==> inputs of run Y <==
==> flow/design.v <==
module MAC (
  input  wire        clk    ,
  input  wire        rst    ,
  input  wire [ 7:0] a_in   ,
  input  wire [ 7:0] w_in   ,
  input  wire [23:0] sum_in ,
  output reg  [23:0] sum_out,
  output wire [ 7:0] a_out  ,
  output wire [ 7:0] w_out
);
  reg [7:0] a_reg, w_reg;
  wire [23:0] sum    ;
  wire [15:0] product;
  assign product = a_reg * w_reg;
  assign sum     = sum_in + product;
  assign a_out   = a_reg;
  assign w_out   = w_reg;
  always @(posedge clk) begin
    a_reg   <= a_in;
    w_reg   <= w_in;
    sum_out <= sum;
  end
endmodule
module Quantization (
  input  wire [23:0] data_in ,
  output wire [ 7:0] data_out
);
  assign data_out = data_in < 255 ? data_in : 255;
endmodule
module Activation (
  input  wire [7:0] data_in ,
  input  wire [7:0] thresh  ,
  output wire [7:0] data_out
);
  assign data_out = data_in < thresh ? 0 : data_in;
endmodule
module Array #(parameter N = 4) (
  input  wire       clk          ,
  input  wire       rst          ,
  input  wire       start        ,
  input  wire [8*N-1:0] a_in    ,
  input  wire [8*N-1:0] w_in    ,
  output wire [8*N-1:0] y_out   ,
  output wire       ready        ,
  output wire       done
);
  wire [ 7:0] mac_a_in   [0:N-1][0:N-1];
  wire [ 7:0] mac_w_in   [0:N-1][0:N-1];
  wire [23:0] mac_sum_in [0:N-1][0:N-1];
  wire [23:0] mac_sum_out[0:N-1][0:N-1];
  wire [ 7:0] mac_a_out  [0:N-1][0:N-1];
  wire [ 7:0] mac_w_out  [0:N-1][0:N-1];
  wire [7:0] quantization[0:N-1];
  wire [7:0] activation  [0:N-1];
  parameter IDLE         = 2'b00;
  parameter LOAD_WEIGHTS = 2'b01;
  parameter COMPUTE      = 2'b10;
  parameter DONE         = 2'b11;
  reg [ 1:0] state, next_state;
  reg [31:0] counter;
  always @(posedge clk or posedge rst) begin
    if (rst) begin
      state <= IDLE;
    end else begin
      state <= next_state;
    end
  end
  always @(*) begin
    case (state)
      IDLE : begin
        next_state <= start ? LOAD_WEIGHTS : IDLE;
      end
      LOAD_WEIGHTS : begin
        next_state <= counter == N-1 ? COMPUTE : LOAD_WEIGHTS;
      end
      COMPUTE : begin
        next_state <= counter == 4*N-1 ? DONE : COMPUTE;
      end
      DONE : begin
        next_state <= IDLE;
      end
      default : next_state <= IDLE;
    endcase
  end
  assign ready = state == IDLE;
  assign done  = state == DONE;
  always @(posedge clk or posedge rst) begin
    if (rst) begin
      counter <= 0;
    end else begin
      if (state == IDLE) begin
        counter <= 0;
      end else begin
        counter <= counter + 1;
      end
    end
  end
  generate
    for (genvar i = 0; i < N; i = i + 1) begin
      for (genvar j = 0; j < N; j = j + 1) begin
        MAC mac_i_j (
          .clk(clk),
          .rst(rst),
          .a_in(mac_a_in[i][j]),
          .w_in(mac_w_in[i][j]),
          .sum_in(mac_sum_in[i][j]),
          .sum_out(mac_sum_out[i][j]),
          .a_out(mac_a_out[i][j]),
          .w_out(mac_w_out[i][j])
        );
        if (j != N-1) begin
          assign mac_a_in[i][j+1] = mac_a_out[i][j];
        end
        if (i != N-1) begin
          assign mac_sum_in[i+1][j] = mac_sum_out[i][j];
        end
        if (i > 0)
          assign mac_w_in[i][j] = state == LOAD_WEIGHTS ? mac_w_out[i-1][j] : mac_w_out[i][j];
      end
      assign mac_sum_in[0][i] = 0;
      assign mac_a_in[i][0]   = a_in[8*i+:8];
      assign mac_w_in[0][i]   = state == LOAD_WEIGHTS ? w_in[8*i+:8] : mac_w_out[0][i];
    end
  endgenerate
  generate
    for (genvar i = 0; i < N; i = i + 1) begin
      Quantization quantization_i (
        .data_in(mac_sum_out[N-1][i]),
        .data_out(quantization[i])
      );
      Activation activation_i (
        .data_in (quantization[i]),
        .thresh  (10             ),
        .data_out(activation[i]  )
      );
      assign y_out[8*i+:8] = activation[i];
    end
  endgenerate
endmodule
module top #(parameter N = 4) (
  input  wire           clk  ,
  input  wire           rst  ,
  input  wire           start,
  input  wire [8*N-1:0] a_in ,
  input  wire [8*N-1:0] w_in ,
  output wire [8*N-1:0] y_out,
  output wire           ready,
  output wire           done
);
  Array #(.N(N)) dut (
    .clk  (clk  ),
    .rst  (rst  ),
    .start(start),
    .a_in (a_in ),
    .w_in (w_in ),
    .y_out(y_out),
    .ready(ready),
    .done (done )
  );
endmodule
==> flow/run.sh <==
#!/bin/bash
# the make line also repeats each setting of config.mk as NAME=value (left out here)
make -C /OpenROAD-flow-scripts/flow DESIGN_CONFIG=/design/flow/config.mk WORK_HOME=/design/flow/orfs CLKGATE_MAP_FILE= finish
==> flow/config.mk <==
export PLATFORM = sky130hd
export DESIGN_NAME = top
export DESIGN_NICKNAME = top
export VERILOG_FILES = /design/flow/design.v
export SDC_FILE = /design/flow/constraint.sdc
export NUM_CORES = 4
export LEC_CHECK = 0
export CAP_MARGIN = 40
export CORE_MARGIN = 2
export CORE_UTILIZATION = 72
export CTS_CLUSTER_SIZE = 24
export PLACE_DENSITY = 0.64
export SETUP_SLACK_MARGIN = 0.54
export SLEW_MARGIN = 30
==> flow/constraint.sdc <==
create_clock -name core_clock -period 4.25 [get_ports {clk}]
set_input_delay 0.8500 -clock core_clock [delete_from_list [all_inputs] [get_ports {clk}]]
set_output_delay 0.8500 -clock core_clock [all_outputs]
set_load 0.01 [all_outputs]
==> run C: changes against run Y <==
==> flow/config.mk (replaced) <==
export PLATFORM = sky130hd
export DESIGN_NAME = top
export DESIGN_NICKNAME = top
export VERILOG_FILES = /design/flow/design.v
export SDC_FILE = /design/flow/constraint.sdc
export NUM_CORES = 4
export LEC_CHECK = 0
export CAP_MARGIN = 20
export CORE_MARGIN = 2
export CORE_UTILIZATION = 40
export SLEW_MARGIN = 20
==> flow/constraint.sdc (replaced) <==
create_clock -name core_clock -period 6.62 [get_ports {clk}]
set_input_delay 1.3240 -clock core_clock [delete_from_list [all_inputs] [get_ports {clk}]]
set_output_delay 1.3240 -clock core_clock [all_outputs]
set_load 0.01 [all_outputs]
==> notes <==
Run Y completed and failed the layout checks on setup timing. Run C went through all stages and came out clean.
In run C the sequential share of layout area is higher than in run Y, by 2.0 points.
In run C the utilization is lower than in run Y, by 44 points.
Maximum frequency: run Y is larger than run C (5.8%).
Against run Y, the non-clock buffer count of run C is lower by 512.
Against run C, the final cell count of run Y is smaller by about 4%.
Global-route usage: run C is lower than run Y (15 points).
In count of clock-buffer cells in the layout, run Y and run C do not differ.
In sequential cell count, run C and run Y do not differ.
Via count: run C is smaller than run Y (13%).

* * *

==> job 5802: inputs <==
// top: RTL as listed in full above, without the edits since
export LEC_CHECK = 0
export ABC_AREA = 1
export CAP_MARGIN = 20
export CORE_MARGIN = 2
export CORE_UTILIZATION = 72
export CTS_CLUSTER_DIAMETER = 228
export CTS_CLUSTER_SIZE = 15
export GPL_ROUTABILITY_DRIVEN = 0
export GPL_TIMING_DRIVEN = 1
export MAX_ROUTING_LAYER = met4
export PLACE_DENSITY_LB_ADDON = 0.09
export SETUP_SLACK_MARGIN = 0.59
export SLEW_MARGIN = 20
create_clock -name core_clock -period 4.06 [get_ports {clk}]
run.sh (not shown) runs the stock make flow with config.mk's settings and CLKGATE_MAP_FILE=.
==> job 8722: changes against job 5802 <==
Settings changed: CTS_CLUSTER_SIZE 15 to 28, SETUP_SLACK_MARGIN 0.59 to 1.03.
==> flow/constraint.sdc (replaced) <==
create_clock -name core_clock -period 3.57 [get_ports {clk}]
set_input_delay 0.7140 -clock core_clock [delete_from_list [all_inputs] [get_ports {clk}]]
set_output_delay 0.7140 -clock core_clock [all_outputs]
set_load 0.01 [all_outputs]
==> job 2027: changes against job 5802 <==
Settings changed: CAP_MARGIN 20 to 5, CELL_PAD_IN_SITES_GLOBAL_PLACEMENT set to 2, CORE_ASPECT_RATIO set to 0.5, CORE_UTILIZATION 72 to 17, CTS_CLUSTER_DIAMETER 228 to not set, CTS_CLUSTER_SIZE 15 to not set, GPL_TIMING_DRIVEN 1 to 0, PLACE_DENSITY_LB_ADDON 0.09 to not set, SETUP_SLACK_MARGIN 0.59 to not set, SLEW_MARGIN 20 to 5, TNS_END_PERCENT set to 5.
==> flow/constraint.sdc (replaced) <==
create_clock -name core_clock -period 5.0 [get_ports {clk}]
set_input_delay 1.0000 -clock core_clock [delete_from_list [all_inputs] [get_ports {clk}]]
set_output_delay 1.0000 -clock core_clock [all_outputs]
set_load 0.01 [all_outputs]
==> summary of the runs <==
Job 5802 finished but failed the layout checks on setup timing. Job 2027 finished clean. Job 8722 failed in global routing (5_1_grt) on ODB-0269. Critical path depth is the same in job 5802 and job 2027. The die area of job 2027 is 4.2 times that of job 8722. Between job 2027 and job 5802, the lower core utilization is in job 2027 (gap 67 points). In synthesized area, job 5802 and job 8722 do not differ. Flip-flop count is the same in job 2027 and job 5802. Between job 5802 and job 2027, the lower via count is in job 2027 (gap about 16%, measured against job 2027). Against job 2027, the worst hold slack of job 5802 is better by 62 ps.

* * *

==> inputs of build 6 <==
Starts from the design.v that is shown in full above.
export LEC_CHECK = 0
export CAP_MARGIN = 40
export CORE_MARGIN = 2
export CORE_UTILIZATION = 72
export CTS_CLUSTER_SIZE = 24
export PLACE_DENSITY = 0.64
export SETUP_SLACK_MARGIN = 0.54
export SLEW_MARGIN = 20
create_clock -name core_clock -period 4.25 [get_ports {clk}]
==> inputs of build 29, as changes to build 6 <==
==> flow/config.mk (replaced) <==
export PLATFORM = sky130hd
export DESIGN_NAME = top
export DESIGN_NICKNAME = top
export VERILOG_FILES = /design/flow/design.v
export SDC_FILE = /design/flow/constraint.sdc
export NUM_CORES = 4
export LEC_CHECK = 0
export CAP_MARGIN = 35
export CELL_PAD_IN_SITES_DETAIL_PLACEMENT = 1
export CORE_MARGIN = 2
export CORE_UTILIZATION = 40
export GPL_TIMING_DRIVEN = 0
export SLEW_MARGIN = 20
==> flow/constraint.sdc (replaced) <==
create_clock -name core_clock -period 5.0 [get_ports {clk}]
set_input_delay 1.0000 -clock core_clock [delete_from_list [all_inputs] [get_ports {clk}]]
set_output_delay 1.0000 -clock core_clock [all_outputs]
set_load 0.01 [all_outputs]
==> run summary <==
The synthesis and place-and-route flow finished, so here is a summary.

The final period utilization came out at 1.04. After layout, the worst setup slack is -0.165 ns. The design area came out at 65,900 um^2. The fraction of cell area in non-clock buffers is 0.0797. The row count came out at roughly 100. The global-route wire length before repair came out at 196,000 um. The clock skew after layout is between 0.02 and 0.03 ns.

The worst setup path startpoint is dut.genblk1[1].genblk1[1].mac_i_j.w_reg[4]. The run finished, with violations left. The routed design could run at a clock period as short as 4.42 ns. The checks that failed were negative setup slack. The STA report counts the stages on the worst setup path as 15.

The logic share of the area came out at 0.593. The violation count after the first detailed-routing iteration is 2,548. The final standard cell utilization of the core came out at 0.887. The final timing report counts setup violations totalling 21.
the above is filed under build 6

==> run summary <==
The synthesis and place-and-route flow finished, so here is a summary.

The final period utilization came out at 0.963. The logic share of the area is 0.599. In the post-route analysis, the smallest setup slack over all paths is 0.186 ns.

The row count is 134. The cell sequence reported for the critical path is and2_1, fa_1, fa_1, fa_1, inv_1, fa_1, inv_1, ha_1, a2111o_1, o21ai_1, o21ai_2, or4_1, nand4_1. The worst setup path startpoint is dut.genblk1[1].genblk1[2].mac_i_j.w_reg[7]. The flow ran to the end and the layout has no timing, DRC or antenna violations. At the end of the flow the core is filled with cells to 0.446. The global-route wire length before repair came out at 207,000 um. The critical path depth came out at 13. The shortest clock period the worst path allows after layout came out at 4.81 ns. Per the finish-stage timing summary, setup violations number 0. The violation count after the first detailed-routing iteration is 1,101. The final layout net count came out at 7,189.
the above is filed under build 29

